<file path="design.v">
module joinC #(parameter N = 5)(
	input [N - 1 : 0] valid_in,
	output reg  [N - 1 : 0] ready_in,
	output valid_out,
	input ready_out
);
	assign valid_out = &valid_in; 
	reg[N - 1 : 0] singleValid;
	integer i, j;
	always @(*)begin
		for(i = 0; i < N; i = i + 1)begin
			singleValid[i] = 1;
			for(j = 0; j < N; j = j + 1)
				if(i != j)
					singleValid[i] = singleValid[i] & valid_in[j];
		end
		for(i = 0; i < N; i = i + 1)begin
			ready_in[i] = singleValid[i] & ready_out;
		end
	end
endmodule
module OEHB #(parameter INPUTS = 1,
		parameter OUTPUTS = 1,
		parameter DATA_IN_SIZE = 32,
		parameter DATA_OUT_SIZE = 32)
	(
		input clk,
		input rst,
		input [INPUTS * (DATA_IN_SIZE)- 1 : 0]data_in_bus,
		input [INPUTS - 1 : 0]valid_in_bus,
		output [INPUTS - 1 : 0] ready_in_bus,
		output [OUTPUTS * (DATA_OUT_SIZE) - 1 : 0]data_out_bus,
		output reg [OUTPUTS - 1 : 0]valid_out_bus,
		input 	[OUTPUTS - 1 : 0] ready_out_bus
);
	wire reg_en;
	reg [DATA_IN_SIZE - 1 : 0] data_reg;
	always@(posedge clk, posedge rst)
		if(rst)
			valid_out_bus[0] <= 0;
		else
			valid_out_bus[0] <= valid_in_bus[0] | ~ready_in_bus[0];
	always@(posedge clk, posedge rst)
		if(rst)
			data_reg <= 0;
		else if(reg_en)
			data_reg <= data_in_bus[0 * DATA_IN_SIZE +: DATA_IN_SIZE];
	assign data_out_bus[0 * DATA_OUT_SIZE +: DATA_OUT_SIZE] = data_reg;
	assign ready_in_bus[0] = ~valid_out_bus[0] | ready_out_bus[0];
	assign reg_en = ready_in_bus[0] & valid_in_bus[0];
endmodule
module delay_buffer #(parameter SIZE = 32) (
	input clk, rst,
	input valid_in, ready_in,
	output valid_out
);
	reg [SIZE - 1 : 0] shift_reg;
	always @(posedge clk)begin
		if(ready_in | rst)
			shift_reg[0] <= valid_in;
	end
	always @(posedge clk)begin
		if(rst)
			shift_reg[SIZE - 1 : 1] <= 0;
		else if(ready_in)
			shift_reg[SIZE - 1 : 1] <= shift_reg[SIZE - 2 : 0];
	end
	assign valid_out = shift_reg[SIZE - 1];
endmodule
module mul_4_stage (
	input clk, ce,
	input[31 : 0] a,
	input [31 : 0] b,
	output [31 : 0] p
);
	reg [31 : 0] a_reg, b_reg, q0, q1, q2;
	wire [63 : 0] mul_wire;
	assign mul_wire = a_reg * b_reg;
	wire [31 : 0] mul;
	assign mul = mul_wire[31 : 0];
	always @(posedge clk)
		if(ce)begin
			a_reg <= a;
			b_reg <= b;
			q0 <= mul;
			q1 <= q0;
			q2 <= q1;
		end
	assign p = q2;
endmodule
module mul_op #(parameter INPUTS = 2,
		parameter OUTPUTS = 1,
		parameter DATA_IN_SIZE = 32,
		parameter DATA_OUT_SIZE = 32)
		(
		input clk,
		input rst,
		input [INPUTS * (DATA_IN_SIZE)- 1 : 0]data_in_bus,
		input [INPUTS - 1 : 0]valid_in_bus,
		output [INPUTS - 1 : 0] ready_in_bus,
		output [OUTPUTS * (DATA_OUT_SIZE) - 1 : 0]data_out_bus,
		output [OUTPUTS - 1 : 0]valid_out_bus,
		input 	[OUTPUTS - 1 : 0] ready_out_bus
);
	localparam LATENCY = 4;
	wire [2 * DATA_OUT_SIZE - 1 : 0] temp_result;
	wire join_valid;
	wire buff_valid, oehb_valid, oehb_ready;
	wire oehb_dataOut, oehb_datain;
	joinC #(.N(INPUTS)) add_fork(.valid_in(valid_in_bus), .ready_in(ready_in_bus), .valid_out(join_valid), .ready_out(oehb_ready));
	mul_4_stage multiply_unit (.clk(clk), .ce(oehb_ready), .a(data_in_bus[0 * DATA_IN_SIZE +: DATA_IN_SIZE]), .b(data_in_bus[1 * DATA_IN_SIZE +: DATA_IN_SIZE]), .p(data_out_bus[0 * DATA_OUT_SIZE +: DATA_OUT_SIZE]));
	delay_buffer #(.SIZE(LATENCY - 1))delay_buff(.clk(clk), .rst(rst), .valid_in(join_valid), .ready_in(oehb_ready), .valid_out(buff_valid));
	OEHB #(.INPUTS(1), .OUTPUTS(1), .DATA_IN_SIZE(1), .DATA_OUT_SIZE(1)) oehb_buffer (.clk(clk), .rst(rst),
										 .data_in_bus(1'b0), .valid_in_bus(buff_valid), .ready_in_bus(oehb_ready),
										 .data_out_bus(oehb_dataOut), .valid_out_bus(valid_out_bus[0]), .ready_out_bus(ready_out_bus[0]));
endmodule
</file>
<file path="run.sh">
#!/bin/bash
# the make line also repeats each setting of config.mk as NAME=value (left out here)
make -C /OpenROAD-flow-scripts/flow DESIGN_CONFIG=/design/flow/config.mk WORK_HOME=/design/flow/orfs CLKGATE_MAP_FILE= finish
</file>
<file path="config.mk">
export PLATFORM = sky130hd
export DESIGN_NAME = mul_op
export DESIGN_NICKNAME = mul_op
export VERILOG_FILES = /design/flow/design.v
export SDC_FILE = /design/flow/constraint.sdc
export NUM_CORES = 4
export LEC_CHECK = 0
export CAP_MARGIN = 40
export CORE_MARGIN = 2
export CORE_UTILIZATION = 72
export CTS_CLUSTER_DIAMETER = 98
export CTS_CLUSTER_SIZE = 21
export HOLD_SLACK_MARGIN = -0.08
export SLEW_MARGIN = 15
</file>
<file path="constraint.sdc">
create_clock -name core_clock -period 6.23 [get_ports {clk}]
set_input_delay 1.2460 -clock core_clock [delete_from_list [all_inputs] [get_ports {clk}]]
set_output_delay 1.2460 -clock core_clock [all_outputs]
set_load 0.01 [all_outputs]
</file>
==> results.json, run 1 <==
{
  "grt_pass1_vias": 16451,
  "grt.overflow.total": 0,
  "timing.rr.end": "multiply_unit.q0[31]",
  "wl_um": 55300,
  "num_vias": 14824,
  "nets": 2753,
  "synth_top_area_share": 0.393,
  "cts_sinks": 164,
  "skew_ns": 0.0183,
  "flop_area_um2": 4900,
  "dr_wl_met2_um": 26400,
  "holdPathStages": 0,
  "tns_ns": -10.29,
  "crit_cells": 21,
  "tightest_slew_ns": 0.729,
  "cp_slowest_cell": "fa_1",
  "n_fill_cell": 1379,
  "met3_length_um": 5830,
  "arrival_ns": 7.34,
  "edf_count": 161,
  "fin_crit_sh": 1.15,
  "reg2regPathDepth": 21,
  "coreArea_um2": 28500,
  "hpwl_um": 40400,
  "synthAoiAreaFrac": 0.0282,
  "min_path_type": "flop to flop",
  "syn_to_final_growth_pct": 20.8,
  "synthTopLogicFamily": "adder cells",
  "simple_gate_share": 0.152,
  "tritoncts": "yes",
  "critPathRequiredTime_ns": 6.43,
  "ys_sh_adder": 0.467,
  "ff_type": "edfxtp_1",
  "path_common_cell": "fa_1",
  "crit_chain": "buf_4 > and2_1 > fa_1 > inv_1 > fa_1 > fa_1 > fa_1 > inv_2 > fa_1 > fa_1 > fa_1 > fa_1 > ha_4 > a21o_1 > a21oi_2 > o21ai_2 > a221o_1 > a21oi_2 > o31ai_4 > a311oi_2 > xnor2_1",
  "die-height_um": 174,
  "fp_util": 0.729,
  "comb_area_um2": 14700,
  "syn-cell-area_um2": 20800,
  "io_buffers": 103,
  "critPathTopFamily": "adder cells",
  "routabilityCongestion": 0.934,
  "syn_avg_cell_area_um2": 11.0,
  "postSynthSeqShare": 0.236,
  "finalHoldViolCount": 0,
  "top_area_cell": "fa_1",
  "antennaDiodeCount": 0,
  "cpPeakStageDelay_ns": 0.58,
  "grt_antenna_before_repair": 0,
  "rows": 62,
  "crit_fanout": 5,
  "rsz0062_at_grt": "yes",
  "synth-warning-count": 4,
  "ant_nets": 0,
  "critPathLaunch": "multiply_unit.a_reg[16]",
  "setup_ws_ns": -0.915,
  "synth_flops": 164,
  "die_w_um": 174,
  "r2r_setup_slack_ns": -0.91,
  "clock_path_buffers": 2,
  "root_buffer": "clkbuf_16",
  "r2r_start": "multiply_unit.a_reg[16]",
  "cap_violations": 0,
  "fp_nets": 2485,
  "insertion_delay_ns": 0.47,
  "endpoint_kind": "flop",
  "num_io_pins": 104,
  "ys_area_um2": 20800,
  "grt_max_degree": 69,
  "hp-start": "multiply_unit.q0[15]",
  "grt_usage": 0.379,
  "drt-initial-drc-count": 1162,
  "hold_end": "multiply_unit.q1[15]",
  "clkTransAtPathRegs_ns": 0.08,
  "drtPass1Iterations": 6,
  "synthArstFlopShare": 0.00610,
  "status": "complete, but fails checks",
  "synth_cells": 1885,
  "ys_sh_xor": 0.0354,
  "path_buffers": 3,
  "so_faults": "setup timing",
  "placed_cell_area_um2": 23800,
  "yosys-top-cells-count": "408 x fa_1, 370 x and2_1, 366 x inv_1",
  "criticalPathCategory": "flop to flop",
  "die_area_um2": 30300,
  "cp-endpoint": "multiply_unit.q0[31]",
  "relSlewSlack": 0.514,
  "remaining_drc_errors": 0,
  "synthTopCellsByArea": "fa_1 39%, edfxtp_1 23%, and2_1 11%",
  "muxShareOfSynthArea": 0.000963,
  "fmax_mhz": 140,
  "via_per_inst": 5.81,
  "routed.top_layer": "met4",
  "final.min_clock_period_ns": 7.14,
  "cp-start-kind": "flop",
  "log.warning_count": 33,
  "finalSetupViolCount": 19,
  "drv_slew": 0,
  "design_area_um2": 25100,
  "grt_pass1_wl_um": 86200,
  "synth_cell_types": 48,
  "most_common_cell": "fa_1",
  "post_drt_wl_per_cell_um": 21.7,
  "m1WireLength_um": 20300,
  "cts_made_buffers": 17,
  "cts_htree_levels": 4,
  "ys_cells": 1885
}
## metal layers
layer  vias to the layer above  track usage
met1                      7451        0.491
met5                         -            0
met2                       959        0.609
li1                       6198            -
met4                         0        0.173
met3                       216        0.100
## repair_timing
action / CTS / global route
buffers inserted: 22 / 11
setup endpoints to repair: 18 / 20
hold buffers: 0 / 0
endpoints found under the hold margin: 0 / 0
gates resized: 71 / 39
pin swaps: 20 / 26
## through the flow
| stage | instances | worst slack [ns] | hold slack [ns] | utilization |
|---|---|---|---|---|
| after detailed placement | 2485 | -0.615 | 0.405 | 0.834 |
| after floorplan | 1885 | -0.352 | 0.400 | - |
| after global routing | 2550 | -1.02 | 0.428 | 0.880 |
| final | 2550 | -0.915 | 0.418 | 0.880 |
| after CTS | 2538 | -0.619 | 0.417 | 0.869 |
| after global placement | 2485 | -0.487 | 0.400 | 0.834 |
## final cells by class
class	instances	area share
inverters	366	0.0547
flip-flops and latches	164	0.195
clock buffers	18	0.0171
multi-input cells	1273	0.585
repair buffers	331	0.121
well taps	384	0.0191
clock inverters	14	0.00767
==> inputs of run 2 (changes only) <==
CAP_MARGIN = 20   (was 40)
CORE_UTILIZATION = 70   (was 72)
CTS_CLUSTER_DIAMETER = 351   (was 98)
CTS_CLUSTER_SIZE = 28   (was 21)
HOLD_SLACK_MARGIN = default   (was -0.08)
SETUP_SLACK_MARGIN = 0.13   (was default)
SLEW_MARGIN = 20   (was 15)
clock period = 6.14 ns   (was 6.23 ns; I/O delays follow)
==> run 2 against run 1 <==
  * The layout still fails its checks (setup timing)
  * Maximum frequency shrank 1.3%
  * Utilization shrank 1.5 points
  * Design area grew 1.5%
  * Register-to-register slack lost 0.19 ns
  * Global-route usage shrank 0.17 points
  * Clock skew shrank 0.0038 ns
  * Synthesized cell count is the same
  * Die size grew 2.8%
  * First-iteration DRC count grew 15%
==> results.json, run 2 <==
{
  "setup_ws_ns": -1.10,
  "root_buffer": "clkbuf_16",
  "cap_violations": 0,
  "placed_cell_area_um2": 24000,
  "timing.rr.end": "multiply_unit.q0[31]",
  "fp_util": 0.706,
  "grt_antenna_before_repair": 1,
  "drtPass1Iterations": 7,
  "grt_pass1_wl_um": 86900,
  "path_buffers": 3,
  "cp-endpoint": "multiply_unit.q0[31]",
  "ys_cells": 1885,
  "crit_cells": 21,
  "io_buffers": 103,
  "edf_count": 161,
  "rows": 63,
  "num_io_pins": 104,
  "fp_nets": 2485,
  "tightest_slew_ns": 0.883,
  "top_area_cell": "fa_1",
  "reg2regPathDepth": 21,
  "coreArea_um2": 29500,
  "via_per_inst": 5.83,
  "so_faults": "setup timing",
  "ys_area_um2": 20800,
  "cts_sinks": 164,
  "arrival_ns": 7.46,
  "skew_ns": 0.0145,
  "clkTransAtPathRegs_ns": 0.08,
  "grt_usage": 0.378,
  "num_vias": 14996,
  "die_area_um2": 31100,
  "ant_nets": 0,
  "yosys-top-cells-count": "408 x fa_1, 370 x and2_1, 366 x inv_1",
  "post-place-cells": 2501,
  "synthTopLogicFamily": "adder cells",
  "holdPathStages": 0,
  "die-height_um": 176,
  "remaining_drc_errors": 0,
  "cp_slowest_cell": "fa_2",
  "design_area_um2": 25500,
  "crit_fanout": 7,
  "n_fill_cell": 1434,
  "synthArstFlopShare": 0.00610,
  "path_common_cell": "fa_1",
  "synthTopCellsByArea": "fa_1 39%, edfxtp_1 23%, and2_1 11%",
  "clock_path_buffers": 2,
  "cp-start-kind": "flop",
  "grt.overflow.total": 0,
  "holdWs_ns": 0.418,
  "simple_gate_share": 0.152,
  "tritoncts": "yes",
  "ys_sh_adder": 0.467,
  "endpoint_kind": "flop",
  "grt_max_degree": 67,
  "cpPeakStageDelay_ns": 0.66,
  "hp-start": "multiply_unit.q0[5]",
  "syn_to_final_growth_pct": 22.6,
  "r2r_setup_slack_ns": -1.10,
  "routabilityCongestion": 0.943,
  "grt_pass1_vias": 16190,
  "fin_util": 0.865,
  "synthAoiAreaFrac": 0.0282,
  "wl_um": 58300,
  "crit_chain": "buf_4 > and2_4 > fa_1 > inv_1 > fa_1 > fa_1 > fa_1 > inv_1 > fa_1 > fa_2 > fa_2 > fa_2 > ha_4 > a21o_1 > a21oi_4 > o21ai_2 > a221o_1 > a21oi_2 > o31ai_4 > a311oi_2 > xnor2_1",
  "postSynthSeqShare": 0.236,
  "synth_cell_types": 48,
  "rsz0062_at_grt": "yes",
  "critPathTopFamily": "adder cells",
  "ff_type": "edfxtp_1",
  "synth-warning-count": 4,
  "drv_slew": 0,
  "fmax_mhz": 138,
  "instances_no_fill": 2572,
  "critPathRequiredTime_ns": 6.36,
  "syn_avg_cell_area_um2": 11.0,
  "hpwl_um": 41400,
  "most_common_cell": "fa_1",
  "cts_htree_levels": 4,
  "hold_end": "multiply_unit.q1[5]",
  "critPathLaunch": "multiply_unit.b_reg[2]",
  "relSlewSlack": 0.411,
  "die_w_um": 176,
  "criticalPathCategory": "flop to flop",
  "log.warning_count": 31,
  "insertion_delay_ns": 0.48,
  "synth_flops": 164,
  "final.min_clock_period_ns": 7.24,
  "postCtsHoldBufs": 0,
  "finalHoldViolCount": 0,
  "finalSetupViolCount": 19,
  "synth_cells": 1885,
  "min_path_type": "flop to flop",
  "post_drt_wl_per_cell_um": 22.7,
  "ys_sh_xor": 0.0354,
  "cts_made_buffers": 17,
  "muxShareOfSynthArea": 0.000963,
  "drt-initial-drc-count": 1338,
  "nets": 2769,
  "r2r_start": "multiply_unit.b_reg[2]",
  "fin_crit_sh": 1.18,
  "syn-cell-area_um2": 20800,
  "status": "complete, but fails checks",
  "synth_top_area_share": 0.393
}
run 2: layer usage:
metal / part of all wire / GRT usage / up-vias
met2: 0.48 / 0.616 / 949
li1: - / - / 6234
met5: 0.00019 / 0 / -
met3: 0.098 / 0.0840 / 229
met4: 0.047 / 0.154 / 2
met1: 0.37 / 0.497 / 7582
run 2: layout make-up:
| cell class | count | area [um^2] | area share |
|---|---|---|---|
| Clock buffer | 17 | 425 | 0.0167 |
| Multi-Input combinational cell | 1273 | 14800 | 0.581 |
| Antenna cell | 1 | 2.50 | 0.0000981 |
| Clock inverter | 14 | 236 | 0.00928 |
| Tap cell | 390 | 488 | 0.0191 |
| Inverter | 366 | 1370 | 0.0539 |
| Timing Repair Buffer | 347 | 3250 | 0.127 |
| Sequential cell | 164 | 4900 | 0.192 |
run 2: stage by stage:
| stage | setup WS (ns) | setup TNS (ns) |
|---|---|---|
| finish | -1.10 | -12.50 |
| global route | -1.23 | -15.28 |
| CTS | -0.733 | -7.77 |
| detailed placement | -0.768 | -8.83 |
| global placement | -0.519 | -5.85 |
| floorplan | -0.442 | -1.95 |
run 2: timing repair:
action,4_1_cts,5_1_grt
resized,85,55
setup buffers,25,13
pin swaps,48,24
setup endpoints to repair,21,21
cloned,1,0
==> inputs of run 3 (changes only) <==
CAP_MARGIN = 40   (was 20)
CORE_UTILIZATION = 72   (was 70)
CTS_CLUSTER_DIAMETER = default   (was 351)
CTS_CLUSTER_SIZE = default   (was 28)
SETUP_SLACK_MARGIN = -0.59   (was 0.13)
clock period = 6.18 ns   (was 6.14 ns; I/O delays follow)
==> run 3 against run 2 <==
  * The layout still fails its checks (setup timing)
  * Non-clock buffer count fell by 25
  * Critical path depth rose by 1
  * Final cell count fell by 1.2%
  * Worst setup slack improved by 0.24 ns
  * Sequential cell count did not move
  * Critical path type unchanged
  * Critical endpoint unchanged
==> results.json, run 3 <==
{
  "cpPeakStageDelay_ns": 0.56,
  "critPathRequiredTime_ns": 6.38,
  "syn-cell-area_um2": 20800,
  "instances_no_fill": 2542,
  "num_vias": 14988,
  "syn_to_final_growth_pct": 19.1,
  "rsz0062_at_grt": "yes",
  "root_buffer": "clkbuf_16",
  "cp-endpoint": "multiply_unit.q0[31]",
  "hold_end": "multiply_unit.q1[12]",
  "fmax_mhz": 142,
  "cp-start-kind": "flop",
  "fp_nets": 2485,
  "hp-start": "multiply_unit.q0[12]",
  "nets": 2744,
  "simple_gate_share": 0.152,
  "endpoint_kind": "flop",
  "cts_sinks": 164,
  "synth_top_area_share": 0.393,
  "setup_ws_ns": -0.862,
  "min_path_type": "flop to flop",
  "fin_util": 0.868,
  "cap_violations": 0,
  "yosys-top-cells-count": "408 x fa_1, 370 x and2_1, 366 x inv_1",
  "drt-initial-drc-count": 1417,
  "io_buffers": 103,
  "post-place-cells": 2495,
  "relSlewSlack": 0.502,
  "tritoncts": "yes",
  "postSynthSeqShare": 0.236,
  "flop_area_um2": 4900,
  "postCtsHoldBufs": 0,
  "cp_slowest_cell": "fa_1",
  "finalHoldViolCount": 0,
  "die_area_um2": 30300,
  "r2r_start": "multiply_unit.b_reg[6]",
  "grt_antenna_before_repair": 2,
  "cts_htree_levels": 4,
  "edf_count": 161,
  "num_io_pins": 104,
  "fp_util": 0.729,
  "synthAoiAreaFrac": 0.0282,
  "synthTopCellsByArea": "fa_1 39%, edfxtp_1 23%, and2_1 11%",
  "post_drt_wl_per_cell_um": 22.6,
  "clkTransAtPathRegs_ns": 0.08,
  "crit_fanout": 4,
  "cts_made_buffers": 17,
  "hpwl_um": 43500,
  "muxShareOfSynthArea": 0.000963,
  "ys_sh_xor": 0.0354,
  "critPathTopFamily": "adder cells",
  "arrival_ns": 7.24,
  "via_per_inst": 5.90,
  "criticalPathCategory": "flop to flop",
  "skew_ns": 0.0141,
  "synth_flops": 164,
  "coreArea_um2": 28500,
  "remaining_drc_errors": 0,
  "finalSetupViolCount": 19,
  "crit_cells": 22,
  "grt.overflow.total": 0,
  "die-height_um": 174,
  "grt_max_degree": 74,
  "timing.rr.end": "multiply_unit.q0[31]",
  "routabilityCongestion": 0.953,
  "wl_um": 57500,
  "ys_cells": 1885,
  "synth_cell_types": 48,
  "insertion_delay_ns": 0.47,
  "critPathLaunch": "multiply_unit.b_reg[6]",
  "tightest_slew_ns": 0.747,
  "drv_slew": 0,
  "path_common_cell": "fa_1",
  "crit_chain": "buf_4 > and2_1 > fa_1 > fa_1 > fa_1 > inv_1 > fa_1 > inv_2 > fa_1 > inv_2 > fa_1 > inv_2 > fa_2 > fa_2 > ha_4 > and3_4 > and4bb_4 > o21ai_4 > buf_6 > o31ai_4 > a311oi_2 > xnor2_1",
  "grt_pass1_wl_um": 89500,
  "n_fill_cell": 1414,
  "most_common_cell": "fa_1",
  "rows": 62,
  "fin_crit_sh": 1.14,
  "status": "complete, but fails checks",
  "clock_path_buffers": 2,
  "final.min_clock_period_ns": 7.04,
  "grt_pass1_vias": 16563,
  "die_w_um": 174,
  "holdPathStages": 0,
  "reg2regPathDepth": 22,
  "log.warning_count": 30,
  "comb_area_um2": 14400,
  "r2r_setup_slack_ns": -0.86,
  "syn_avg_cell_area_um2": 11.0,
  "synthTopLogicFamily": "adder cells",
  "top_area_cell": "fa_1",
  "ant_nets": 0,
  "ys_area_um2": 20800,
  "ff_type": "edfxtp_1",
  "ys_sh_adder": 0.467,
  "drtPass1Iterations": 7,
  "synth-warning-count": 4,
  "path_buffers": 6,
  "grt_usage": 0.398,
  "synthArstFlopShare": 0.00610,
  "synth_cells": 1885,
  "so_faults": "setup timing"
}
[run 3: per-stage QoR]
stage | hold slack (ns) | TNS (ns) | setup slack [ns] | cell area [um^2]
5_1_grt | 0.418 | -13.67 | -0.970 | 24800
2_1_floorplan | 0.400 | -3.43 | -0.572 | 20800
3_5_place_dp | 0.405 | -10.49 | -0.853 | 23800
4_1_cts | 0.417 | -8.40 | -0.627 | 24600
6_report | 0.414 | -9.79 | -0.862 | 24800
3_3_place_gp | 0.400 | -7.35 | -0.702 | 23800
[run 3: repair_timing]
item,4_1_cts,5_1_grt
setup endpoints to repair,11,15
setup buffers,18,6
gates resized,33,28
pin swaps,24,18
[run 3: cell type report]
class                   instances  area share
flip-flops and latches        164       0.198
diodes                          1    0.000101
clock buffers                  18      0.0173
repair buffers                322       0.120
multi-input cells            1273       0.583
well taps                     384      0.0194
clock inverters                14     0.00677
inverters                     366      0.0555
[run 3: metal layers]
layer,up-vias,wire [um],GRT usage,part of all wire
met5,-,13,0,0.00023
met4,2,3090,0.197,0.054
met3,248,5660,0.0991,0.099
met2,896,27700,0.636,0.48
met1,7662,21000,0.514,0.37
li1,6180,-,-,-
==> inputs of run 4 (changes only) <==
ABC_AREA = 0   (was default)
CAP_MARGIN = 20   (was 40)
CORE_MARGIN = 4   (was 2)
CTS_CLUSTER_SIZE = 24   (was default)
GPL_ROUTABILITY_DRIVEN = 0   (was default)
HOLD_SLACK_MARGIN = -0.05   (was default)
PLACE_DENSITY_LB_ADDON = 0.16   (was default)
SETUP_SLACK_MARGIN = 0.28   (was -0.59)
SLEW_MARGIN = 25   (was 20)
clock period = 12.6 ns   (was 6.18 ns; I/O delays follow)
==> run 4 against run 3 <==
  * The run now finishes clean
  * Non-clock buffer count decreased by 207
  * Global-route usage decreased by 8.2 points
  * Highest routed layer is now met4
  * Critical path depth increased by 1
  * First-iteration DRC count decreased by 21%
  * Sequential share of layout area increased by 1.8 points
==> results.json, run 4 <==
{
  "status": "timing/DRC/antenna clean",
  "finalHoldViolCount": 0,
  "synthTopLogicFamily": "adder cells",
  "top_area_cell": "fa_1",
  "postCtsSetupRepairBufs": 0,
  "grt_use_met1": 0.418,
  "via_per_inst": 5.77,
  "synth_cell_types": 48,
  "grtUsageMet3": 0.0660,
  "tritoncts": "yes",
  "ys_sh_adder": 0.467,
  "ys_sh_xor": 0.0354,
  "drt-initial-drc-count": 1125,
  "busiest_layer": "met2",
  "endpoint_kind": "flop",
  "grt_pass1_vias": 14968,
  "insertion_delay_ns": 0.47,
  "nets": 2537,
  "die_area_um2": 31700,
  "fp_util": 0.739,
  "rsz0062_at_grt": "no",
  "syn-cell-area_um2": 20800,
  "post_drt_wl_per_cell_um": 19.9,
  "ys_area_um2": 20800,
  "hp-start": "multiply_unit.q1[17]",
  "drtPass1Iterations": 5,
  "synthArstFlopShare": 0.00610,
  "root_buffer": "clkbuf_16",
  "synth_cells": 1885,
  "clkTransAtPathRegs_ns": 0.07,
  "relSlewSlack": 0.368,
  "syn_to_final_growth_pct": 9.29,
  "cp-endpoint": "multiply_unit.q0[30]",
  "yosys-top-cells-count": "408 x fa_1, 370 x and2_1, 366 x inv_1",
  "most_common_cell": "fa_1",
  "cts_resized": 0,
  "synth-warning-count": 4,
  "crit_chain": "nand2_1 > fa_1 > inv_1 > fa_1 > fa_1 > inv_1 > fa_1 > inv_1 > fa_1 > inv_1 > fa_1 > inv_1 > fa_1 > fa_1 > ha_1 > nor2_1 > nor2b_1 > o21ai_0 > a21oi_1 > a311oi_2 > o21ai_2 > a31oi_1 > xnor2_1",
  "edf_count": 161,
  "muxShareOfSynthArea": 0.000963,
  "grt_max_degree": 76,
  "cts_htree_levels": 4,
  "die-height_um": 178,
  "wl_um": 46400,
  "num_vias": 13430,
  "fin_util": 0.807,
  "critPathTopFamily": "adder cells",
  "timing.rr.end": "multiply_unit.q0[30]",
  "synth_top_area_share": 0.393,
  "reg2regPathDepth": 23,
  "final.min_clock_period_ns": 7.41,
  "ff_type": "edfxtp_1",
  "grt_use_met2": 0.519,
  "path_common_cell": "fa_1",
  "hold_end": "multiply_unit.q2[17]",
  "placed_cell_area_um2": 22100,
  "path_buffers": 5,
  "postCtsHoldBufs": 0,
  "grt_pass1_wl_um": 76200,
  "tightest_slew_ns": 0.947,
  "drv_slew": 0,
  "antennaDiodeCount": 0,
  "arrival_ns": 7.60,
  "simple_gate_share": 0.152,
  "io_buffers": 103,
  "holdPathStages": 0,
  "fp_nets": 2485,
  "critPathRequiredTime_ns": 12.80,
  "cap_violations": 0,
  "ys_cells": 1885,
  "log.warning_count": 26,
  "grt_antenna_before_repair": 1,
  "remaining_drc_errors": 0,
  "cts_sinks": 164,
  "fin_crit_sh": 0.588,
  "die_w_um": 178,
  "grt_usage": 0.316,
  "crit_cells": 23,
  "skew_ns": 0.0283,
  "num_io_pins": 104,
  "coreArea_um2": 28200,
  "hpwl_um": 35300,
  "grt.overflow.total": 0,
  "r2r_start": "multiply_unit.b_reg[8]",
  "cpPeakStageDelay_ns": 0.95,
  "criticalPathCategory": "flop to flop",
  "finalSetupViolCount": 0,
  "cts_made_buffers": 17,
  "min_path_type": "flop to flop",
  "cp-start-kind": "flop",
  "cp_slowest_cell": "edfxtp_1",
  "synth_flops": 164,
  "crit_fanout": 24,
  "tns_ns": 0,
  "clock_path_buffers": 2,
  "critPathLaunch": "multiply_unit.b_reg[8]",
  "fmax_mhz": 135,
  "postSynthSeqShare": 0.236,
  "design_area_um2": 22700,
  "synthTopCellsByArea": "fa_1 39%, edfxtp_1 23%, and2_1 11%",
  "syn_avg_cell_area_um2": 11.0,
  "rows": 61,
  "r2r_setup_slack_ns": 5.19,
  "ant_nets": 0,
  "synthAoiAreaFrac": 0.0282
}
-- run 4: through the flow --
stage	hold WS (ns)	worst slack [ns]	cells
after floorplan	0.400	2.43	1885
after global placement	0.401	5.46	2294
after detailed placement	0.405	5.28	2295
after CTS	0.419	5.26	2327
after global routing	0.427	4.92	2328
final	0.418	5.19	2328
-- run 4: routing by layer --
metal  routed length [um]  vias to the layer above
li1                     -                     5759
met1                18000                     6883
met2                22800                      658
met3                 3770                      130
met4                 1830                        0
met5                    0                        -
-- run 4: final cells by class --
| cell class | instances | area [um^2] |
|---|---|---|
| Inverter | 366 | 1370 |
| Timing Repair Buffer | 115 | 1150 |
| Fill cell | 1641 | 5430 |
| Clock inverter | 15 | 186 |
| Multi-Input combinational cell | 1273 | 14200 |
| Tap cell | 378 | 473 |
| Sequential cell | 164 | 4900 |
| Clock buffer | 17 | 425 |
==> inputs of run 5 (changes only) <==
ABC_AREA = default   (was 0)
CAP_MARGIN = 0   (was 20)
CELL_PAD_IN_SITES_GLOBAL_PLACEMENT = 0   (was default)
CORE_ASPECT_RATIO = 0.92   (was default)
CORE_MARGIN = 2   (was 4)
CTS_CLUSTER_DIAMETER = 28   (was default)
CTS_CLUSTER_SIZE = 33   (was 24)
GPL_ROUTABILITY_DRIVEN = default   (was 0)
HOLD_SLACK_MARGIN = default   (was -0.05)
MIN_ROUTING_LAYER = met1   (was default)
PLACE_DENSITY = 0.67   (was default)
PLACE_DENSITY_LB_ADDON = default   (was 0.16)
SETUP_SLACK_MARGIN = -0.29   (was 0.28)
SLEW_MARGIN = 10   (was 25)
clock period = 6.21 ns   (was 12.6 ns; I/O delays follow)
==> run 5 against run 4 <==
  * Now fails the layout checks on setup timing
  * Highest routed layer is now met5
  * First-iteration DRC count is 59% higher
  * Global-route usage increased by 9.1 points
  * Synthesized cell count did not move
  * Worst hold slack better by 0.0056 ns
==> results.json, run 5 <==
{
  "min_path_type": "flop to flop",
  "arrival_ns": 8.26,
  "hp-start": "multiply_unit.q0[8]",
  "ant_nets": 0,
  "nets": 2758,
  "syn-cell-area_um2": 20800,
  "clock_path_buffers": 2,
  "postSynthSeqShare": 0.236,
  "num_io_pins": 104,
  "postCtsHoldBufs": 0,
  "most_common_cell": "fa_1",
  "path_buffers": 5,
  "synth_flops": 164,
  "drtPass1Iterations": 14,
  "synthTopLogicFamily": "adder cells",
  "finalHoldViolCount": 0,
  "tritoncts": "yes",
  "fin_util": 0.896,
  "io_buffers": 103,
  "critPathRequiredTime_ns": 6.53,
  "ys_sh_adder": 0.467,
  "ys_cells": 1885,
  "yosys-top-cells-count": "408 x fa_1, 370 x and2_1, 366 x inv_1",
  "via_per_inst": 6.26,
  "rows": 59,
  "tightest_slew_ns": 1.08,
  "clkTransAtPathRegs_ns": 0.08,
  "edf_count": 161,
  "cpPeakStageDelay_ns": 0.81,
  "coreArea_um2": 28300,
  "critPathLaunch": "multiply_unit.b_reg[14]",
  "skew_ns": 0.0141,
  "syn_to_final_growth_pct": 22.1,
  "ys_sh_xor": 0.0354,
  "die-height_um": 167,
  "cts_htree_levels": 4,
  "ys_area_um2": 20800,
  "synth_cells": 1885,
  "synth_cell_types": 48,
  "grt_pass1_wl_um": 91700,
  "timing.rr.end": "multiply_unit.q0[29]",
  "cap_violations": 0,
  "hold_end": "multiply_unit.q1[8]",
  "hpwl_um": 42900,
  "muxShareOfSynthArea": 0.000963,
  "remaining_drc_errors": 0,
  "relSlewSlack": 0.279,
  "cts_sinks": 164,
  "num_vias": 15924,
  "post_drt_wl_per_cell_um": 26.1,
  "synthAoiAreaFrac": 0.0282,
  "criticalPathCategory": "flop to flop",
  "so_faults": "setup timing",
  "finalSetupViolCount": 19,
  "fin_crit_sh": 1.28,
  "comb_area_um2": 14800,
  "routabilityCongestion": 0.980,
  "grt_antenna_before_repair": 8,
  "holdPathStages": 0,
  "synth-warning-count": 4,
  "crit_chain": "buf_4 > and2_1 > fa_2 > fa_1 > inv_1 > fa_1 > inv_1 > ha_1 > fa_1 > fa_1 > fa_1 > fa_1 > ha_1 > inv_1 > o21ai_1 > a221o_1 > a21oi_4 > o31ai_4 > buf_12 > a2111oi_4 > nand3b_1",
  "critPathTopFamily": "adder cells",
  "crit_fanout": 5,
  "simple_gate_share": 0.152,
  "log.warning_count": 31,
  "grt_usage": 0.407,
  "cp-endpoint": "multiply_unit.q0[29]",
  "die_w_um": 181,
  "r2r_start": "multiply_unit.b_reg[14]",
  "root_buffer": "clkbuf_16",
  "fmax_mhz": 126,
  "cts_made_buffers": 17,
  "syn_avg_cell_area_um2": 11.0,
  "crit_cells": 21,
  "drv_slew": 0,
  "drt-initial-drc-count": 1793,
  "flop_area_um2": 4900,
  "rsz0062_at_grt": "yes",
  "die_area_um2": 30300,
  "path_common_cell": "fa_1",
  "top_area_cell": "fa_1",
  "cp-start-kind": "flop",
  "r2r_setup_slack_ns": -1.73,
  "insertion_delay_ns": 0.48,
  "wl_um": 66400,
  "synth_top_area_share": 0.393,
  "status": "complete, but fails checks",
  "synthArstFlopShare": 0.00610,
  "grt_pass1_vias": 16800,
  "fp_util": 0.734,
  "endpoint_kind": "flop",
  "setup_ws_ns": -1.73,
  "grt_max_degree": 86,
  "grt.overflow.total": 0,
  "cp_slowest_cell": "fa_1",
  "synthTopCellsByArea": "fa_1 39%, edfxtp_1 23%, and2_1 11%",
  "holdWs_ns": 0.424,
  "final.min_clock_period_ns": 7.94,
  "ff_type": "edfxtp_1",
  "n_fill_cell": 1151,
  "fp_nets": 2485,
  "reg2regPathDepth": 21
}
==> run 5: repair_timing <==
action / 4_1_cts / 5_1_grt
resized: 79 / 78
pin swaps: 39 / 66
endpoints found under the setup margin: 14 / 17
hold endpoints to repair: 0 / 0
gates cloned: 0 / 0
setup buffers: 18 / 28
==> run 5: layer usage <==
| layer | global-route usage | wire [um] | vias up |
|---|---|---|---|
| li1 | - | - | 6219 |
| met1 | 0.527 | 22200 | 7829 |
| met5 | 0 | 88 | - |
| met3 | 0.103 | 9270 | 463 |
| met4 | 0.204 | 5270 | 4 |
| met2 | 0.649 | 29600 | 1409 |
==> run 5: per-stage QoR <==
step	worst slack, ns	instance area, um^2	TNS [ns]	std cells
global placement	-0.419	23800	-4.21	2474
detailed placement	-0.633	23800	-7.26	2474
global route	-1.79	25400	-18.44	2538
floorplan	-0.372	20900	-1.90	1885
finish	-1.73	25400	-16.00	2545
CTS	-0.757	24900	-6.95	2516
==> run 5: final cells by class <==
type | count | share of cell area
inverter | 366 | 0.0541
clock inverter | 15 | 0.00803
multi-input combinational | 1273 | 0.584
tap | 366 | 0.0180
timing repair buffer | 336 | 0.125
sequential | 164 | 0.193
antenna | 8 | 0.000788
clock buffer | 17 | 0.0167
==> inputs of run 6 (changes only) <==
CAP_MARGIN = 35   (was 0)
CELL_PAD_IN_SITES_GLOBAL_PLACEMENT = default   (was 0)
CORE_ASPECT_RATIO = default   (was 0.92)
CTS_CLUSTER_DIAMETER = default   (was 28)
CTS_CLUSTER_SIZE = default   (was 33)
MIN_ROUTING_LAYER = default   (was met1)
PLACE_DENSITY = 0.63   (was 0.67)
SETUP_SLACK_MARGIN = -0.39   (was -0.29)
SLEW_MARGIN = 5   (was 10)
clock period = 6.32 ns   (was 6.21 ns; I/O delays follow)
==> run 6 against run 5 <==
  * The layout still fails its checks (setup timing)
  * Critical path depth unchanged
  * Final cell count increased by 0.63%
  * Register-to-register slack improved by 0.94 ns
  * Utilization decreased by 1.2 points
  * First-iteration DRC count about the same
  * Clock skew about the same
  * Synthesized area unchanged
  * Maximum frequency increased by 12%
  * Count of clock-buffer cells in the layout unchanged
  * Sequential share of layout area increased by 0.12 points
  * Largest cell class unchanged
==> results.json, run 6 <==
{
  "status": "complete, but fails checks",
  "so_faults": "setup timing",
  "cap_violations": 0,
  "ys_cells": 1885,
  "grt_usage": 0.403,
  "arrival_ns": 7.34,
  "tightest_slew_ns": 0.961,
  "timing.rr.end": "multiply_unit.q0[31]",
  "cp-start-kind": "flop",
  "path_buffers": 3,
  "clock_path_buffers": 2,
  "endpoint_kind": "flop",
  "grt_max_degree": 70,
  "fp_nets": 2485,
  "reg2regPathDepth": 21,
  "insertion_delay_ns": 0.49,
  "synth_cells": 1885,
  "wl_um": 62300,
  "placed_cell_area_um2": 23800,
  "cts_sinks": 164,
  "setup_ws_ns": -0.791,
  "hp-start": "multiply_unit.q1[11]",
  "place_ws_ns": -0.652,
  "criticalPathCategory": "flop to flop",
  "num_io_pins": 104,
  "most_common_cell": "fa_1",
  "design_area_um2": 25200,
  "final.min_clock_period_ns": 7.11,
  "simple_gate_share": 0.152,
  "critPathLaunch": "multiply_unit.b_reg[15]",
  "io_buffers": 103,
  "r2r_setup_slack_ns": -0.79,
  "top_area_cell": "fa_1",
  "critPathTopFamily": "adder cells",
  "drv_slew": 0,
  "hold_end": "multiply_unit.q2[11]",
  "synth-warning-count": 4,
  "cp_slowest_cell": "fa_1",
  "fin_crit_sh": 1.13,
  "nets": 2765,
  "die_w_um": 174,
  "cts_htree_levels": 4,
  "synthArstFlopShare": 0.00610,
  "root_buffer": "clkbuf_16",
  "remaining_drc_errors": 0,
  "finalHoldViolCount": 0,
  "path_common_cell": "fa_1",
  "ys_sh_xor": 0.0354,
  "ant_nets": 0,
  "holdWs_ns": 0.420,
  "ys_area_um2": 20800,
  "die-height_um": 174,
  "skew_ns": 0.0145,
  "synth_flops": 164,
  "cts_made_buffers": 17,
  "min_path_type": "flop to flop",
  "grt_pass1_vias": 16589,
  "tns_ns": -8.77,
  "syn-cell-area_um2": 20800,
  "fmax_mhz": 141,
  "syn_avg_cell_area_um2": 11.0,
  "critPathRequiredTime_ns": 6.55,
  "synth_top_area_share": 0.393,
  "edf_count": 161,
  "log.warning_count": 31,
  "clkTransAtPathRegs_ns": 0.07,
  "cp-endpoint": "multiply_unit.q0[31]",
  "grt_antenna_before_repair": 0,
  "crit_cells": 21,
  "finalSetupViolCount": 17,
  "grt.overflow.total": 0,
  "coreArea_um2": 28500,
  "num_vias": 15551,
  "synth_cell_types": 48,
  "syn_to_final_growth_pct": 21.3,
  "r2r_start": "multiply_unit.b_reg[15]",
  "muxShareOfSynthArea": 0.000963,
  "synthAoiAreaFrac": 0.0282,
  "crit_chain": "buf_4 > and2_1 > fa_1 > inv_1 > fa_1 > fa_1 > inv_1 > ha_1 > fa_1 > fa_1 > fa_1 > fa_1 > ha_4 > a21o_1 > a21oi_4 > o21ai_2 > a221o_1 > a21oi_2 > o31ai_4 > a311oi_2 > xnor2_1",
  "synthTopCellsByArea": "fa_1 39%, edfxtp_1 23%, and2_1 11%",
  "fp_util": 0.729,
  "relSlewSlack": 0.359,
  "drtPass1Iterations": 9,
  "rows": 62,
  "drt-initial-drc-count": 1792,
  "tritoncts": "yes",
  "routabilityCongestion": 0.962,
  "grt_pass1_wl_um": 90500,
  "ys_sh_adder": 0.467,
  "ff_type": "edfxtp_1",
  "holdPathStages": 0,
  "cpPeakStageDelay_ns": 0.70,
  "rsz0062_at_grt": "yes",
  "antennaDiodeCount": 0,
  "post_drt_wl_per_cell_um": 24.3,
  "postSynthSeqShare": 0.236,
  "die_area_um2": 30300,
  "via_per_inst": 6.07,
  "crit_fanout": 8,
  "yosys-top-cells-count": "408 x fa_1, 370 x and2_1, 366 x inv_1",
  "hpwl_um": 43400,
  "synthTopLogicFamily": "adder cells"
}
==> run 6: repair_timing <==
item                                    4_1_cts  5_1_grt
resized                                      30      104
hold buffers                                  0        0
cloned                                        0        1
pin swaps                                    15       52
endpoints found under the setup margin       10       16
setup buffers                                26       24
==> run 6: per-layer routing <==
metal	vias to the layer above	part of all wire	global-route usage
met1	7781	0.35	0.518
li1	6226	-	-
met4	0	0.066	0.217
met2	1201	0.47	0.643
met5	-	0	0
met3	343	0.12	0.0949
==> run 6: per-stage QoR <==
stage | instances | utilization
global placement | 2498 | 0.834
CTS | 2546 | 0.865
detailed placement | 2499 | 0.835
floorplan | 1885 | -
finish | 2561 | 0.884
global route | 2561 | 0.884
==> run 6: final cells by class <==
cell class | count | area [um^2]
multi-input cells | 1273 | 14700
flip-flops and latches | 164 | 4900
fillers | 1257 | 3310
repair buffers | 343 | 3150
inverters | 366 | 1370
well taps | 384 | 480
clock buffers | 17 | 425
clock inverters | 14 | 169
==> inputs of run 7 (changes only) <==
ABC_AREA = 1   (was default)
CAP_MARGIN = 20   (was 35)
CTS_CLUSTER_SIZE = 71   (was default)
PLACE_DENSITY = default   (was 0.63)
PLACE_DENSITY_LB_ADDON = 0.25   (was default)
SETUP_SLACK_MARGIN = default   (was -0.39)
SLEW_MARGIN = 40   (was 5)
clock period = 6.0 ns   (was 6.32 ns; I/O delays follow)
==> run 7 against run 6 <==
  * Still fails the layout checks on setup timing
  * Critical path depth is 3 higher
  * Synthesized area up 5.4%
  * Register-to-register slack worse by 0.54 ns
  * Global-route usage grew 3.3 points
  * Critical path type unchanged
  * Critical endpoint is now multiply_unit.q0[30]
  * Largest cell class unchanged
==> results.json, run 7 <==
{
  "synthArstFlopShare": 0.00610,
  "hp-start": "multiply_unit.q0[7]",
  "tritoncts": "yes",
  "arrival_ns": 7.65,
  "critPathLaunch": "multiply_unit.a_reg[7]",
  "cap_violations": 0,
  "final.min_clock_period_ns": 7.34,
  "syn-cell-area_um2": 21900,
  "hold_end": "multiply_unit.q1[7]",
  "cp-endpoint": "multiply_unit.q0[30]",
  "so_faults": "setup timing",
  "holdPathStages": 0,
  "simple_gate_share": 0.145,
  "place_ws_ns": -0.695,
  "clock_path_buffers": 2,
  "cts_htree_levels": 4,
  "critPathTopFamily": "adder cells",
  "hpwl_um": 46200,
  "criticalPathCategory": "flop to flop",
  "crit_cells": 24,
  "min_path_type": "flop to flop",
  "drv_slew": 0,
  "ff_type": "edfxtp_1",
  "ys_sh_adder": 0.443,
  "critPathRequiredTime_ns": 6.32,
  "cp-start-kind": "flop",
  "design_area_um2": 26700,
  "synth_cell_types": 38,
  "grt_pass1_wl_um": 102000,
  "fp_nets": 3118,
  "most_common_cell": "inv_1",
  "placed_cell_area_um2": 25000,
  "cts_made_buffers": 17,
  "coreArea_um2": 29800,
  "r2r_start": "multiply_unit.a_reg[7]",
  "edf_count": 161,
  "finalSetupViolCount": 22,
  "yosys-top-cells-count": "807 x inv_1, 721 x nand2_1, 408 x fa_1",
  "cp_slowest_cell": "fa_1",
  "die-height_um": 178,
  "drtPass1Iterations": 17,
  "cts_sinks": 164,
  "post_drt_wl_per_cell_um": 25.2,
  "tightest_slew_ns": 0.794,
  "status": "complete, but fails checks",
  "io_buffers": 103,
  "grt_usage": 0.436,
  "endpoint_kind": "flop",
  "rows": 63,
  "synthTopCellsByArea": "fa_1 37%, edfxtp_1 22%, inv_1 14%",
  "relSlewSlack": 0.470,
  "timing.rr.end": "multiply_unit.q0[30]",
  "ant_nets": 0,
  "setup_ws_ns": -1.34,
  "log.warning_count": 31,
  "cpPeakStageDelay_ns": 0.80,
  "synth_cells": 2518,
  "ys_cells": 2518,
  "post-place-cells": 3114,
  "ys_area_um2": 21900,
  "reg2regPathDepth": 24,
  "syn_to_final_growth_pct": 21.7,
  "r2r_setup_slack_ns": -1.34,
  "synth-warning-count": 4,
  "grt.overflow.total": 0,
  "via_per_inst": 6.29,
  "syn_avg_cell_area_um2": 8.71,
  "nets": 3400,
  "die_area_um2": 31900,
  "wl_um": 80600,
  "top_area_cell": "fa_1",
  "grt_pass1_vias": 20087,
  "skew_ns": 0.0190,
  "root_buffer": "clkbuf_16",
  "grt_max_degree": 64,
  "synthAoiAreaFrac": 0.0168,
  "synthTopLogicFamily": "adder cells",
  "fmax_mhz": 136,
  "num_io_pins": 104,
  "rsz0062_at_grt": "yes",
  "die_w_um": 178,
  "ys_sh_xor": 0.0128,
  "clkTransAtPathRegs_ns": 0.07,
  "num_vias": 20144,
  "fin_util": 0.896,
  "tns_ns": -16.25,
  "grt_antenna_before_repair": 2,
  "synth_top_area_share": 0.373,
  "path_common_cell": "fa_1",
  "muxShareOfSynthArea": 0,
  "postSynthSeqShare": 0.224,
  "fp_util": 0.736,
  "finalHoldViolCount": 0,
  "crit_chain": "buf_12 > buf_4 > nand2_1 > inv_1 > fa_1 > fa_1 > inv_1 > fa_1 > inv_1 > fa_1 > fa_1 > inv_1 > fa_2 > fa_1 > fa_1 > inv_1 > ha_4 > nand2_2 > nor3_4 > nand4_1 > inv_2 > nand4_1 > nand2_1 > xor2_1",
  "routabilityCongestion": 1.01,
  "drt-initial-drc-count": 3635,
  "insertion_delay_ns": 0.49,
  "remaining_drc_errors": 0,
  "instances_no_fill": 3202,
  "synth_flops": 164,
  "path_buffers": 8,
  "crit_fanout": 13,
  "fin_crit_sh": 1.22
}
## run 7: cell type report
class,count,area (um^2)
well taps,390,488
fillers,1197,3110
repair buffers,369,3400
multi-input cells,1440,14300
clock buffers,19,433
diodes,1,2.50
flip-flops and latches,164,4900
inverters,808,3040
clock inverters,11,114
## run 7: layer usage
metal  global-route usage  vias to the layer above  wire length, um
met3                0.127                      971            12800
met4                0.336                       17             9540
met2                0.703                     2263            34900
li1                     -                     7667                -
met1                0.489                     9226            22900
met5                    0                        -              413
## run 7: through the flow
stage	hold WS (ns)
after floorplan	0.400
after global placement	0.401
after detailed placement	0.405
after CTS	0.420
after global routing	0.419
final	0.417
## run 7: what timing repair did
action | in CTS | in global routing
endpoints found under the setup margin | 20 | 22
hold buffers | 0 | 0
resized | 68 | 116
buffers inserted | 30 | 26
gates cloned | 0 | 2
pin swaps | 55 | 50
==> inputs of run 8 (changes only) <==
ABC_AREA = default   (was 1)
CTS_CLUSTER_SIZE = default   (was 71)
PLACE_DENSITY_LB_ADDON = 0.2   (was 0.25)
SETUP_SLACK_MARGIN = 1.91   (was default)
SLEW_MARGIN = 20   (was 40)
clock period = 6.49 ns   (was 6.0 ns; I/O delays follow)
==> run 8 against run 7 <==
  * Critical path depth rose by 1
  * Design area fell by 4.8%
  * Critical path type unchanged
  * Still fails the layout checks on setup timing
==> results.json, run 8 <==
{
  "synth-warning-count": 4,
  "syn_to_final_growth_pct": 22.1,
  "rsz0062_at_grt": "yes",
  "synth_cells": 1885,
  "ys_sh_xor": 0.0354,
  "grt_pass1_wl_um": 95700,
  "arrival_ns": 7.90,
  "hp-start": "multiply_unit.q1[12]",
  "min_path_type": "flop to flop",
  "r2r_start": "multiply_unit.b_reg[11]",
  "drt-initial-drc-count": 2052,
  "final.min_clock_period_ns": 7.68,
  "tightest_slew_ns": 1.02,
  "cts_sinks": 164,
  "holdPathStages": 0,
  "critPathTopFamily": "adder cells",
  "instances_no_fill": 2554,
  "via_per_inst": 6.36,
  "grt_antenna_before_repair": 7,
  "grt_usage": 0.431,
  "rows": 62,
  "fmax_mhz": 130,
  "relSlewSlack": 0.321,
  "hold_end": "multiply_unit.q2[12]",
  "routabilityCongestion": 0.965,
  "hpwl_um": 42600,
  "path_common_cell": "fa_1",
  "log.warning_count": 30,
  "yosys-top-cells-count": "408 x fa_1, 370 x and2_1, 366 x inv_1",
  "postSynthSeqShare": 0.236,
  "crit_fanout": 7,
  "fin_crit_sh": 1.18,
  "nets": 2751,
  "top_area_cell": "fa_1",
  "finalSetupViolCount": 20,
  "design_area_um2": 25400,
  "cp-start-kind": "flop",
  "ys_sh_adder": 0.467,
  "num_vias": 16235,
  "place_ws_ns": -0.516,
  "reg2regPathDepth": 25,
  "cp_slowest_cell": "fa_1",
  "path_buffers": 9,
  "clock_path_buffers": 2,
  "so_faults": "setup timing",
  "die_w_um": 174,
  "critPathRequiredTime_ns": 6.72,
  "grt_pass1_vias": 16980,
  "die_area_um2": 30300,
  "timing.rr.end": "multiply_unit.q0[31]",
  "drtPass1Iterations": 8,
  "num_io_pins": 104,
  "synthTopCellsByArea": "fa_1 39%, edfxtp_1 23%, and2_1 11%",
  "root_buffer": "clkbuf_16",
  "fp_util": 0.729,
  "cap_violations": 0,
  "synth_cell_types": 48,
  "coreArea_um2": 28500,
  "synthArstFlopShare": 0.00610,
  "remaining_drc_errors": 0,
  "placed_cell_area_um2": 23600,
  "syn_avg_cell_area_um2": 11.0,
  "grt.overflow.total": 0,
  "die-height_um": 174,
  "synthTopLogicFamily": "adder cells",
  "skew_ns": 0.0160,
  "critPathLaunch": "multiply_unit.b_reg[11]",
  "setup_ws_ns": -1.19,
  "insertion_delay_ns": 0.49,
  "cts_htree_levels": 4,
  "criticalPathCategory": "flop to flop",
  "clkTransAtPathRegs_ns": 0.08,
  "fp_nets": 2485,
  "edf_count": 161,
  "grt_max_degree": 74,
  "cts_made_buffers": 17,
  "ant_nets": 0,
  "finalHoldViolCount": 0,
  "postCtsHoldBufs": 0,
  "simple_gate_share": 0.152,
  "post_drt_wl_per_cell_um": 27.0,
  "n_fill_cell": 1184,
  "drv_slew": 0,
  "ff_type": "edfxtp_1",
  "cpPeakStageDelay_ns": 0.57,
  "crit_cells": 25,
  "endpoint_kind": "flop",
  "status": "complete, but fails checks",
  "muxShareOfSynthArea": 0.000963,
  "synthAoiAreaFrac": 0.0282,
  "cp-endpoint": "multiply_unit.q0[31]",
  "ys_cells": 1885,
  "ys_area_um2": 20800,
  "syn-cell-area_um2": 20800,
  "io_buffers": 103,
  "most_common_cell": "fa_1",
  "synth_top_area_share": 0.393,
  "wl_um": 68900,
  "tritoncts": "yes",
  "r2r_setup_slack_ns": -1.19,
  "synth_flops": 164,
  "post-place-cells": 2457
}
==> run 8: final cells by class <==
cell class / instances / area, um^2 / area share
Antenna cell: 7 / 17.5 / 0.000690
Clock buffer: 18 / 429 / 0.0169
Clock inverter: 13 / 173 / 0.00680
Inverter: 366 / 1370 / 0.0541
Multi-Input combinational cell: 1273 / 14900 / 0.588
Sequential cell: 164 / 4900 / 0.193
Tap cell: 384 / 480 / 0.0189
Timing Repair Buffer: 329 / 3080 / 0.121
==> run 8: what timing repair did <==
item | CTS | global route
endpoints found under the setup margin | 24 | 25
setup buffers | 22 | 36
gates resized | 46 | 96
pin swaps | 36 | 52
gates cloned | 0 | 1
==> run 8: through the flow <==
stage	setup TNS (ns)	hold slack, ns	utilization
3_5_place_dp	-3.53	0.405	0.827
4_1_cts	-4.69	0.408	0.862
3_3_place_gp	-1.25	0.401	0.827
5_1_grt	-13.99	0.421	0.889
6_report	-13.90	0.418	0.890
2_1_floorplan	-0.149	0.400	-
==> run 8: metal layers <==
metal  global-route usage  vias to the layer above  part of all wire
met5                    0                        -           0.00013
met4                0.265                        2             0.090
met3                0.128                      561              0.14
met2                0.672                     1527              0.45
met1                0.537                     7938              0.32
li1                     -                     6207                 -
==> inputs of run 9 (changes only) <==
ABC_AREA = 1   (was default)
CAP_MARGIN = 5   (was 20)
CELL_PAD_IN_SITES_DETAIL_PLACEMENT = 2   (was default)
CELL_PAD_IN_SITES_GLOBAL_PLACEMENT = 1   (was default)
CORE_ASPECT_RATIO = 0.89   (was default)
CORE_UTILIZATION = 60   (was 72)
CTS_CLUSTER_DIAMETER = 202   (was default)
CTS_CLUSTER_SIZE = 46   (was default)
GPL_ROUTABILITY_DRIVEN = 0   (was default)
GPL_TIMING_DRIVEN = 0   (was default)
HOLD_SLACK_MARGIN = 0.07   (was default)
MAX_ROUTING_LAYER = met4   (was default)
MIN_ROUTING_LAYER = met1   (was default)
PLACE_DENSITY_LB_ADDON = 0.05   (was 0.2)
SETUP_SLACK_MARGIN = 1.94   (was 1.91)
SLEW_MARGIN = 25   (was 20)
TNS_END_PERCENT = 65   (was default)
clock period = 12.9 ns   (was 6.49 ns; I/O delays follow)
==> run 9 against run 8 <==
  * The flow now stops in detailed placement
  * Synthesized cell count is 34% higher
  * Die size is 26% higher
  * Synthesized area is 5.4% higher
==> results.json, run 9 <==
{
  "synth-warning-count": 4,
  "fp_util": 0.605,
  "edf_count": 161,
  "die-height_um": 184,
  "synthArstFlopShare": 0.00610,
  "fp_nets": 3118,
  "synthAoiAreaFrac": 0.0168,
  "synth_cells": 2518,
  "synthTopLogicFamily": "adder cells",
  "synth_top_area_share": 0.373,
  "simple_gate_share": 0.145,
  "coreArea_um2": 36300,
  "die_area_um2": 38100,
  "die_w_um": 207,
  "yosys-top-cells-count": "807 x inv_1, 721 x nand2_1, 408 x fa_1",
  "status": "stopped before the end",
  "ys_area_um2": 21900,
  "rows": 66,
  "ys_sh_xor": 0.0128,
  "syn-cell-area_um2": 21900,
  "muxShareOfSynthArea": 0,
  "top_area_cell": "fa_1",
  "ys_sh_adder": 0.443,
  "num_io_pins": 104,
  "ff_type": "edfxtp_1",
  "ys_cells": 2518,
  "syn_avg_cell_area_um2": 8.71,
  "synth_cell_types": 38,
  "synthTopCellsByArea": "fa_1 37%, edfxtp_1 22%, inv_1 14%",
  "tool.error": "[ERROR DPL-0033] detailed placement checks failed during check placement.",
  "failed_stage": "detailed placement",
  "most_common_cell": "inv_1",
  "postSynthSeqShare": 0.224,
  "synth_flops": 164,
  "io_buffers": 103
}
-- run 9: per-stage QoR --
step           cells  area, um^2  hold slack (ns)
3_3_place_gp    3097       23500            0.400
2_1_floorplan   2518       21900            0.400
==> inputs of run 10 (changes only) <==
ABC_AREA = default   (was 1)
CAP_MARGIN = 15   (was 5)
CELL_PAD_IN_SITES_DETAIL_PLACEMENT = default   (was 2)
CELL_PAD_IN_SITES_GLOBAL_PLACEMENT = default   (was 1)
CORE_ASPECT_RATIO = 0.86   (was 0.89)
CORE_UTILIZATION = 72   (was 60)
CTS_CLUSTER_DIAMETER = 29   (was 202)
CTS_CLUSTER_SIZE = 21   (was 46)
GPL_ROUTABILITY_DRIVEN = default   (was 0)
GPL_TIMING_DRIVEN = default   (was 0)
HOLD_SLACK_MARGIN = default   (was 0.07)
MAX_ROUTING_LAYER = default   (was met4)
MIN_ROUTING_LAYER = default   (was met1)
PLACE_DENSITY_LB_ADDON = default   (was 0.05)
SETUP_SLACK_MARGIN = 1.39   (was 1.94)
SLEW_MARGIN = 20   (was 25)
TNS_END_PERCENT = 10   (was 65)
clock period = 6.23 ns   (was 12.9 ns; I/O delays follow)
==> run 10 against run 9 <==
  * The layout now fails its checks (setup timing)
  * Synthesized area is 5.1% lower
  * Synthesized cell count is 25% lower
  * Die size is 21% lower
==> results.json, run 10 <==
{
  "status": "complete, but fails checks",
  "so_faults": "setup timing",
  "final.min_clock_period_ns": 7.13,
  "crit_cells": 20,
  "rows": 57,
  "r2r_setup_slack_ns": -0.90,
  "ant_nets": 0,
  "num_vias": 14957,
  "synth_top_area_share": 0.393,
  "post_drt_wl_per_cell_um": 21.9,
  "syn-cell-area_um2": 20800,
  "synthTopCellsByArea": "fa_1 39%, edfxtp_1 23%, and2_1 11%",
  "coreArea_um2": 28300,
  "die_w_um": 187,
  "edf_count": 161,
  "most_common_cell": "fa_1",
  "holdPathStages": 0,
  "finalHoldViolCount": 0,
  "skew_ns": 0.0210,
  "postSynthSeqShare": 0.236,
  "yosys-top-cells-count": "408 x fa_1, 370 x and2_1, 366 x inv_1",
  "synthTopLogicFamily": "adder cells",
  "nets": 2768,
  "tightest_slew_ns": 0.772,
  "syn_avg_cell_area_um2": 11.0,
  "synth-warning-count": 4,
  "grt_pass1_vias": 16172,
  "instances_no_fill": 2564,
  "die_area_um2": 30300,
  "comb_area_um2": 14600,
  "drtPass1Iterations": 6,
  "remaining_drc_errors": 0,
  "hold_end": "multiply_unit.q2[26]",
  "grt_max_degree": 64,
  "cpPeakStageDelay_ns": 0.66,
  "cts_sinks": 164,
  "postCtsHoldBufs": 0,
  "insertion_delay_ns": 0.47,
  "drv_slew": 0,
  "path_common_cell": "fa_1",
  "cp-start-kind": "flop",
  "fin_crit_sh": 1.14,
  "grt.overflow.total": 0,
  "timing.rr.end": "multiply_unit.q0[31]",
  "arrival_ns": 7.33,
  "flop_area_um2": 4900,
  "finalSetupViolCount": 19,
  "synthArstFlopShare": 0.00610,
  "log.warning_count": 31,
  "criticalPathCategory": "flop to flop",
  "cp_slowest_cell": "fa_1",
  "drt-initial-drc-count": 1576,
  "path_buffers": 3,
  "via_per_inst": 5.83,
  "ys_sh_xor": 0.0354,
  "syn_to_final_growth_pct": 20.3,
  "clock_path_buffers": 2,
  "synth_cells": 1885,
  "grt_usage": 0.386,
  "clkTransAtPathRegs_ns": 0.08,
  "cts_made_buffers": 17,
  "crit_fanout": 8,
  "critPathRequiredTime_ns": 6.43,
  "place_ws_ns": -0.677,
  "cp-endpoint": "multiply_unit.q0[31]",
  "fmax_mhz": 140,
  "synth_cell_types": 48,
  "synthAoiAreaFrac": 0.0282,
  "die-height_um": 162,
  "muxShareOfSynthArea": 0.000963,
  "critPathTopFamily": "adder cells",
  "endpoint_kind": "flop",
  "cap_violations": 0,
  "tritoncts": "yes",
  "fp_nets": 2485,
  "ys_area_um2": 20800,
  "crit_chain": "buf_4 > and2_1 > fa_1 > fa_1 > inv_1 > fa_1 > inv_1 > ha_1 > fa_1 > fa_1 > fa_1 > fa_1 > ha_4 > a21oi_4 > o21ai_4 > a221o_1 > a21oi_2 > o31ai_4 > a311oi_2 > xnor2_1",
  "simple_gate_share": 0.152,
  "holdWs_ns": 0.420,
  "setup_ws_ns": -0.896,
  "antennaDiodeCount": 0,
  "synth_flops": 164,
  "io_buffers": 103,
  "grt_pass1_wl_um": 86800,
  "hp-start": "multiply_unit.q1[26]",
  "min_path_type": "flop to flop",
  "relSlewSlack": 0.485,
  "routabilityCongestion": 0.946,
  "num_io_pins": 104,
  "post-place-cells": 2502,
  "ff_type": "edfxtp_1",
  "hpwl_um": 41900,
  "wl_um": 56200,
  "cts_htree_levels": 4,
  "grt_antenna_before_repair": 2,
  "critPathLaunch": "multiply_unit.b_reg[15]",
  "n_fill_cell": 1286,
  "top_area_cell": "fa_1",
  "reg2regPathDepth": 20,
  "root_buffer": "clkbuf_16",
  "fp_util": 0.735,
  "rsz0062_at_grt": "yes",
  "ys_sh_adder": 0.467,
  "ys_cells": 1885,
  "r2r_start": "multiply_unit.b_reg[15]"
}
==> run 10: metrics by stage <==
step                area [um^2]  TNS [ns]  utilization
CTS                       24900     -6.33        0.878
detailed placement        23900     -8.06        0.846
global route              25000    -11.90        0.884
global placement          23900     -4.55        0.846
floorplan                 21000     -1.18            -
finish                    25000     -9.08        0.884
==> run 10: timing repair <==
action                     4_1_cts  5_1_grt
setup endpoints to repair       24       24
pin swaps                       34       31
setup buffers                   23        7
resized                         41       29
cloned                           0        0
==> run 10: cell type report <==
cell class / count / share of cell area
inverters: 366 / 0.0549
clock buffers: 18 / 0.0171
multi-input cells: 1273 / 0.583
clock inverters: 14 / 0.00660
flip-flops and latches: 164 / 0.196
repair buffers: 346 / 0.124
well taps: 383 / 0.0191
==> run 10: routing by layer <==
layer | track usage | up-vias | share of wire
met1 | 0.524 | 7518 | 0.39
li1 | - | 6229 | -
met2 | 0.607 | 1011 | 0.45
met5 | 0 | - | 0.00020
met4 | 0.160 | 2 | 0.043
met3 | 0.0963 | 197 | 0.11
